// CS
module CS(clk, reset, X, Y);
	input clk, reset; 
	input [7:0] X;
	output [9:0] Y;
	reg [9:0] X1,X2, X3, X4, X5, X6, X7, X8, X9;
	wire[9:0] avg_w;
	reg [9:0] avg;
	reg [9:0] appr;
	wire[9:0] Y_keep_w;
	reg [9:0] Y;
	reg [12:0] avg_dividend;
	reg [12:0] Y_dividend;
	reg [12:0] total_num;
	reg [9:0] least;
	wire [12:0] avg_dis = 13'd9;
	wire [12:0] Y_dis = 13'd8;
	always @(negedge clk) begin
		if(reset) begin
			X1 <= 0; X2 <= 0; X3 <= 0; X4 <= 0; X5 <= 0; X6 <= 0; X7 <= 0; X8 <= 0; X9 <= 0;
			avg_dividend <= 0;
			total_num <= 0;
		end  
		else begin 
			if (total_num < 9)
				total_num <= total_num + 1;
			X1 <= X2;
			X2 <= X3;
			X3 <= X4;
			X4 <= X5;
			X5 <= X6;
			X6 <= X7;
			X7 <= X8;
			X8 <= X9;
			X9 <= X;
			avg_dividend <= X2+X3+X4+X5+X6+X7+X8+X9+X; 	
		end  
	end  
	calc c1(avg_dividend, avg_dis, avg_w);
	always @(*) begin
		avg = avg_w;
		appr = X1;
		least = 1000;
		if( (avg >= X1) && (avg - X1) < least) begin
			appr = X1;
			least = avg - X1;
		end
		if(avg >= X2 && (avg - X2) < least) begin
			appr = X2;
			least = avg - X2;
		end
		if(avg >= X3 && (avg - X3) < least) begin
			appr = X3;
			least = avg - X3;
		end
		if(avg >= X4 && (avg - X4) < least) begin
			appr = X4;
			least = avg - X4;
		end
		if(avg >= X5 && (avg - X5) < least) begin
			appr = X5;
			least = avg - X5;
		end
		if(avg >= X6 && (avg - X6) < least) begin
			appr = X6;
			least = avg - X6;
		end
		if(avg >= X7 && (avg - X7) < least) begin
			appr = X7;
			least = avg - X7;
		end
		if(avg >= X8 && (avg - X8) < least) begin
			appr = X8;
			least = avg - X8;
		end
		if(avg >= X9 && (avg - X9) < least) begin
			appr = X9;
			least = avg - X9;
		end
		Y_dividend = avg_dividend + avg_dis*appr;
	end  
	calc c2(Y_dividend, Y_dis, Y_keep_w);	
	always @(posedge clk) begin
		if (total_num >= 9)
			Y <= Y_keep_w;
	end 
endmodule
clock: 63.8 ns
lec_check: 0
abc_area: 1
cap_margin: 20
cell_pad_in_sites_global_placement: 0
core_aspect_ratio: 0.5
core_margin: 5
core_utilization: 35
cts_cluster_diameter: 157
cts_cluster_size: 98
gpl_routability_driven: 0
max_routing_layer: met4
place_density_lb_addon: 0.12
setup_slack_margin: -1.89
slew_margin: 20
tns_end_percent: 5
run.sh (not shown) runs the stock make flow with config.mk's settings and CLKGATE_MAP_FILE=.
The first run finished with timing, DRC and antenna clean.
Rerun with:
- ABC_AREA: 1 -> default
- CORE_ASPECT_RATIO: 0.5 -> default
- CORE_MARGIN: 5 -> 2
- CORE_UTILIZATION: 35 -> 70
- CTS_CLUSTER_DIAMETER: 157 -> default
- CTS_CLUSTER_SIZE: 98 -> 66
- HOLD_SLACK_MARGIN: default -> -0.08
- PLACE_DENSITY: default -> 0.35
- PLACE_DENSITY_LB_ADDON: 0.12 -> default
- SETUP_SLACK_MARGIN: -1.89 -> 5.0
- TNS_END_PERCENT: 5 -> 60
Result: The new run aborted during 5_1_grt. Area after synthesis increases by 2.2%. Synthesized cell count came out lower by 15%. Die area goes down by 51%.
Rerun with:
- ABC_AREA: default -> 1
- CORE_ASPECT_RATIO: default -> 0.5
- CORE_MARGIN: 2 -> 5
- CORE_UTILIZATION: 70 -> 57
- CTS_CLUSTER_DIAMETER: default -> 157
- CTS_CLUSTER_SIZE: 66 -> 98
- HOLD_SLACK_MARGIN: -0.08 -> default
- PLACE_DENSITY: 0.35 -> default
- PLACE_DENSITY_LB_ADDON: default -> 0.04
- SETUP_SLACK_MARGIN: 5.0 -> -1.89
- TNS_END_PERCENT: 60 -> 40
=> Now the flow ran to the end with no violations. Synthesized cell count rose by 17%. Die area rose by 29%. Synthesized area fell by 2.2%.
Rerun with:
- ABC_AREA: 1 -> default
- CORE_ASPECT_RATIO: 0.5 -> default
- CORE_MARGIN: 5 -> 2
- CORE_UTILIZATION: 57 -> 72
- CTS_CLUSTER_DIAMETER: 157 -> default
- CTS_CLUSTER_SIZE: 98 -> 66
- HOLD_SLACK_MARGIN: default -> -0.08
- SETUP_SLACK_MARGIN: -1.89 -> 1.81
- TNS_END_PERCENT: 40 -> 60
=> The new run aborted during 5_1_grt. Synthesized cell count went down by 15%. Synthesized area went up by 2.2%. Die size fell by 25%.


Starting RTL as in the previous note.
clock: 73.5 ns
lec_check: 0
cap_margin: 25
cell_pad_in_sites_detail_placement: 1
cell_pad_in_sites_global_placement: 2
core_aspect_ratio: 0.99
core_margin: 4
core_utilization: 29
cts_cluster_diameter: 57
cts_cluster_size: 33
min_routing_layer: met2
place_density: 0.93
setup_slack_margin: 5.0
slew_margin: 20
tns_end_percent: 95
Then changed:
- CAP_MARGIN: 25 -> 20
- CELL_PAD_IN_SITES_DETAIL_PLACEMENT: 1 -> not set
- CELL_PAD_IN_SITES_GLOBAL_PLACEMENT: 2 -> not set
- CORE_ASPECT_RATIO: 0.99 -> not set
- CORE_MARGIN: 4 -> 2
- CORE_UTILIZATION: 29 -> 72
- CTS_CLUSTER_DIAMETER: 57 -> not set
- CTS_CLUSTER_SIZE: 33 -> 50
- MIN_ROUTING_LAYER: met2 -> not set
- PLACE_DENSITY: 0.93 -> not set
- SETUP_SLACK_MARGIN: 5.0 -> 3.12
- TNS_END_PERCENT: 95 -> not set
- clock period: 73.5 -> 11.8 ns (I/O delays scaled with it)
- The changed run failed in 3_5_place_dp with DPL-0038
- die size falls by 60%
- synthesized area stays the same
- synthesized cell count stays the same


Setup of oak:
CS again, from the RTL that the note above started with.
Settings: LEC_CHECK=0, CAP_MARGIN=0, CELL_PAD_IN_SITES_DETAIL_PLACEMENT=1, CELL_PAD_IN_SITES_GLOBAL_PLACEMENT=2, CORE_ASPECT_RATIO=0.99, CORE_MARGIN=4, CORE_UTILIZATION=37, CTS_CLUSTER_DIAMETER=57, CTS_CLUSTER_SIZE=33, MIN_ROUTING_LAYER=met2, PLACE_DENSITY=0.93, SETUP_SLACK_MARGIN=5.0, SLEW_MARGIN=20; clock period 73.5 ns.
Changes in pine relative to oak:
==> flow/config.mk <==
export PLATFORM = sky130hd
export DESIGN_NAME = CS
export DESIGN_NICKNAME = CS
export VERILOG_FILES = /design/flow/design.v
export SDC_FILE = /design/flow/constraint.sdc
export NUM_CORES = 4
export LEC_CHECK = 0
export CAP_MARGIN = 20
export CORE_MARGIN = 2
export CORE_UTILIZATION = 66
export SLEW_MARGIN = 20
==> flow/constraint.sdc <==
create_clock -name core_clock -period 38.2 [get_ports {clk}]
set_input_delay 7.6400 -clock core_clock [delete_from_list [all_inputs] [get_ports {clk}]]
set_output_delay 7.6400 -clock core_clock [all_outputs]
set_load 0.01 [all_outputs]
Notes after the runs:
No final results exist for pine, since it was stopped by error DPL-0038 during clock tree synthesis (4_1_cts).
Diff pine..oak | number of cells produced by synthesis | unchanged
Per the comparison of pine with oak, number of buffers inserted by port buffering level; post-synthesis share of cell area spent on and, or, nand and nor gates comparable; initial core utilization higher; full die area shows a reduction of about 45%.


## run 1
Starting RTL as in the previous note.
==> flow/design.v (excerpt) <==
module CS(clk, reset, X, Y);
	input clk, reset; 
	input [7:0] X;
	output [9:0] Y;
	reg [9:0] X1,X2, X3, X4, X5, X6, X7, X8, X9;
	wire[9:0] avg_w;
	reg [9:0] avg;
	reg [9:0] appr;
	wire[9:0] Y_keep_w;
	reg [9:0] Y;
	reg [12:0] avg_dividend;
	reg [12:0] Y_dividend;
	reg [12:0] total_num;
	reg [9:0] least;
	wire [12:0] avg_dis = 13'd9;
	wire [12:0] Y_dis = 13'd8;
	always @(negedge clk) begin
		if(reset) begin
			X1 <= 0; X2 <= 0; X3 <= 0; X4 <= 0; X5 <= 0; X6 <= 0; X7 <= 0; X8 <= 0; X9 <= 0;
			avg_dividend <= 0;
			total_num <= 0;
		end  
		else begin 
			if (total_num < 9)
				total_num <= total_num + 1;
			X1 <= X2;
			X2 <= X3;
			X3 <= X4;
			X4 <= X5;
			X5 <= X6;
			X6 <= X7;
			X7 <= X8;
			X8 <= X9;
			X9 <= X;
			avg_dividend <= X2+X3+X4+X5+X6+X7+X8+X9+X; 	
		end  
	end  
	calc c1(avg_dividend, avg_dis, avg_w);
	always @(*) begin
		avg = avg_w;
		appr = X1;
		least = 1000;
		if( (avg >= X1) && (avg - X1) < least) begin
			appr = X1;
			least = avg - X1;
		end
		if(avg >= X2 && (avg - X2) < least) begin
			appr = X2;
			least = avg - X2;
		end
		if(avg >= X3 && (avg - X3) < least) begin
			appr = X3;
			least = avg - X3;
		end
  ...
make LEC_CHECK=0 CAP_MARGIN=20 CORE_MARGIN=2 CORE_UTILIZATION=40 SLEW_MARGIN=20 finish   # period 68.7 ns
Run 1: no failed stages, no open violations at the end
### run 1 -> run 2
# run 1
export LEC_CHECK = 0
export CAP_MARGIN = 20
export CORE_MARGIN = 2
export CORE_UTILIZATION = 40
export SLEW_MARGIN = 20
create_clock -name core_clock -period 68.7 [get_ports {clk}]
# run 2
export LEC_CHECK = 0
export ABC_AREA = 1
export CAP_MARGIN = 20
export CORE_MARGIN = 2
export CORE_UTILIZATION = 72
export SLEW_MARGIN = 20
create_clock -name core_clock -period 71.4 [get_ports {clk}]
Run 2 vs run 1: post-synthesis chip area from yosys down by a few percent
Run 1 has a higher wire length than run 2.
Looking only at met2 capacity usage during global routing, and setting everything else aside, the lower value of run 1 and run 2 goes to run 1.
The inputs of run 3 differ from those of run 2 as listed below.
# run 2
export LEC_CHECK = 0
export ABC_AREA = 1
export CAP_MARGIN = 20
export CORE_MARGIN = 2
export CORE_UTILIZATION = 72
export SLEW_MARGIN = 20
create_clock -name core_clock -period 71.4 [get_ports {clk}]
# run 3
export LEC_CHECK = 0
export ABC_AREA = 1
export CAP_MARGIN = 20
export CORE_MARGIN = 2
export CORE_UTILIZATION = 72
export CTS_CLUSTER_SIZE = 36
export PLACE_DENSITY_LB_ADDON = 0.28
export SLEW_MARGIN = 20
export TNS_END_PERCENT = 5
create_clock -name core_clock -period 55.4 [get_ports {clk}]
[summary]
Reported for run 3 and run 2, die area turned out identical to the last digit. Run 3: aborted in global routing (5_1_grt) (tool error). Comparing count of buffers added by post-CTS timing repair for setup for run 3 and run 2, the bigger number came from run 3. Diff run 2..run 3 | width of the chip | negligible. Of run 3 and run 2, the lower final estimated routing congestion in global placement belongs to run 2.


## v6
The RTL this note starts from:
==> flow/design.v <==
module CS(clk, reset, X, Y);
	input clk, reset; 
	input [7:0] X;
	output [9:0] Y;
	reg [9:0] X1,X2, X3, X4, X5, X6, X7, X8, X9;
	wire[9:0] avg_w;
	reg [9:0] avg;
	reg [9:0] appr;
	wire[9:0] Y_keep_w;
	reg [9:0] Y;
	reg [12:0] avg_dividend;
	reg [12:0] Y_dividend;
	reg [12:0] total_num;
	reg [9:0] least;
	wire [12:0] avg_dis = 13'd9;
	wire [12:0] Y_dis = 13'd8;
	always @(negedge clk) begin
		if(reset) begin
			X1 <= 0; X2 <= 0; X3 <= 0; X4 <= 0; X5 <= 0; X6 <= 0; X7 <= 0; X8 <= 0; X9 <= 0;
			avg_dividend <= 0;
			total_num <= 0;
		end  
		else begin 
			if (total_num < 9)
				total_num <= total_num + 1;
			X1 <= X2;
			X2 <= X3;
			X3 <= X4;
			X4 <= X5;
			X5 <= X6;
			X6 <= X7;
			X7 <= X8;
			X8 <= X9;
			X9 <= X;
			avg_dividend <= X2+X3+X4+X5+X6+X7+X8+X9+X; 	
		end  
	end  
	calc c1(avg_dividend, avg_dis, avg_w);
	always @(*) begin
		avg = avg_w;
		appr = X1;
		least = 1000;
		if( (avg >= X1) && (avg - X1) < least) begin
			appr = X1;
			least = avg - X1;
		end
		if(avg >= X2 && (avg - X2) < least) begin
			appr = X2;
			least = avg - X2;
		end
		if(avg >= X3 && (avg - X3) < least) begin
			appr = X3;
			least = avg - X3;
		end
		if(avg >= X4 && (avg - X4) < least) begin
			appr = X4;
			least = avg - X4;
		end
		if(avg >= X5 && (avg - X5) < least) begin
			appr = X5;
			least = avg - X5;
		end
		if(avg >= X6 && (avg - X6) < least) begin
			appr = X6;
			least = avg - X6;
		end
		if(avg >= X7 && (avg - X7) < least) begin
			appr = X7;
			least = avg - X7;
		end
		if(avg >= X8 && (avg - X8) < least) begin
			appr = X8;
			least = avg - X8;
		end
		if(avg >= X9 && (avg - X9) < least) begin
			appr = X9;
			least = avg - X9;
		end
		Y_dividend = avg_dividend + avg_dis*appr;
	end  
	calc c2(Y_dividend, Y_dis, Y_keep_w);	
	always @(posedge clk) begin
		if (total_num >= 9)
			Y <= Y_keep_w;
	end 
endmodule
module  calc
    #(parameter width=13)   
	(dividend, divisor, merchant);
	input [width-1:0]       dividend;   
	input [width-1:0]       divisor;   
	output [width-1:0]      merchant;   
	reg [width-1:0]     	temp_dividend;  
	reg [width-1:0]      	temp_divisor;  
	reg [2*width-1:0]    	temp_did;
	reg [2*width-1:0]   	temp_dis;
	reg [width-1:0]      	merchant;   
	reg [width-1:0]      	remainder;   
	integer 		i;
    always @(*) begin
		temp_dividend = dividend;
		temp_divisor = divisor;	
	end
    always @(*) begin
		temp_did = {{width{1'b0}}, temp_dividend};
		temp_dis = {temp_divisor, {width{1'b0}}};
		for(i = 0; i < width; i = i +1) begin
			temp_did = temp_did << 1;
			if(temp_did >= temp_dis) 
				temp_did = temp_did - temp_dis + 1'b1;
			else 
				temp_did = temp_did;
		end  
		merchant = temp_did[width-1:0];
		remainder = temp_did[width*2-1: width];
	end  
endmodule
Settings: LEC_CHECK=0, ABC_AREA=1, CAP_MARGIN=20, CORE_ASPECT_RATIO=0.67, CORE_MARGIN=2, CORE_UTILIZATION=72, CTS_CLUSTER_DIAMETER=341, CTS_CLUSTER_SIZE=99, SETUP_SLACK_MARGIN=2.45, SLEW_MARGIN=20; clock period 13.5 ns.
v6 never completed; the flow aborted with a tool error in 3_5_place_dp.
Input-level comparison between v7 and v6:
- clearing CTS_CLUSTER_SIZE, which used to be 99
- swapping 72 for 15 in CORE_UTILIZATION
- clearing SETUP_SLACK_MARGIN, which used to be 2.45
- clearing ABC_AREA, which used to be 1
- clearing CTS_CLUSTER_DIAMETER, which used to be 341
- clearing CORE_ASPECT_RATIO, which used to be 0.67
- swapping 13.5 for 86.2 in the clock period (ns, I/O delays scaled along)
Findings:
- v7 ends up with higher area share of and-or/or-and cells after synthesis than v6 does.
- Delta (v7 minus v6): chip area now sits higher.
- v7 | stages: all done | timing, DRC, antenna: all pass


## build 68
Starts from the design.v that is shown in full above.
Settings: LEC_CHECK=0, CAP_MARGIN=20, CELL_PAD_IN_SITES_GLOBAL_PLACEMENT=0, CORE_MARGIN=2, CORE_UTILIZATION=72, CTS_CLUSTER_SIZE=66, GPL_ROUTABILITY_DRIVEN=0, HOLD_SLACK_MARGIN=-0.09, MAX_ROUTING_LAYER=met4, PLACE_DENSITY_LB_ADDON=0.04, SETUP_SLACK_MARGIN=1.87, SLEW_MARGIN=20, TNS_END_PERCENT=60; clock period 63.8 ns.
No final results exist for build 68, since it was stopped by error GRT-0232 during 5_1_grt.
Relative to build 68, the following input files were edited for build 88:
--- a/flow/config.mk
+++ b/flow/config.mk
@@ -10,10 +10,9 @@
 export CORE_MARGIN = 2
 export CORE_UTILIZATION = 72
-export CTS_CLUSTER_SIZE = 66
+export CTS_CLUSTER_SIZE = 81
 export GPL_ROUTABILITY_DRIVEN = 0
-export HOLD_SLACK_MARGIN = -0.09
 export MAX_ROUTING_LAYER = met4
 export PLACE_DENSITY_LB_ADDON = 0.04
-export SETUP_SLACK_MARGIN = 1.87
+export SETUP_SLACK_MARGIN = -2.0
 export SLEW_MARGIN = 20
 export TNS_END_PERCENT = 60
[summary]
- Status for build 88 and build 68: no clean run
- Build 68 terminated abnormally: 5_1_grt reported GRT-0232.
- Chip area in the Yosys report came out exactly the same in build 88 and build 68.
- Between build 68 and build 88, the post-synthesis cell area figures differ only marginally.
- Re multiplexer fraction of the synthesized cell area: no difference whatsoever between build 88 and build 68.
- The lower post-place instance area of build 88 and build 68 is in build 88.
- Sequential fraction of the synthesis area came out exactly the same in build 88 and build 68.
- Build 88 vs. build 68: clock tree buffer depth essentially unchanged; number of cells in Yosys stat shows no meaningful change; placed wire-length estimate went up by 170 um; instance tally after logic synthesis held steady.
- The worst setup slack after placement in build 88 sits 0.11 ns above the value recorded for build 68.
Setup changes, build 88 to build 75
--- a/flow/config.mk
+++ b/flow/config.mk
@@ -10,9 +10,10 @@
 export CORE_MARGIN = 2
 export CORE_UTILIZATION = 72
-export CTS_CLUSTER_SIZE = 81
+export CTS_CLUSTER_SIZE = 66
 export GPL_ROUTABILITY_DRIVEN = 0
+export HOLD_SLACK_MARGIN = -0.08
 export MAX_ROUTING_LAYER = met4
 export PLACE_DENSITY_LB_ADDON = 0.04
-export SETUP_SLACK_MARGIN = -2.0
+export SETUP_SLACK_MARGIN = 1.97
 export SLEW_MARGIN = 20
 export TNS_END_PERCENT = 60
- Final checks on build 88, whose flow otherwise completed, came back failing, citing negative setup slack.
- What ended build 75 was a tool error in 5_1_grt; the run never finished.
- When build 75 is set beside build 88, its placed cell area turns out to be 0.45% larger.
- Number of resized instances in the post-cts repair step sits higher in build 75 than in build 88.
- Compare build 88 and build 75 | number of placed instances with taps included lower: build 75
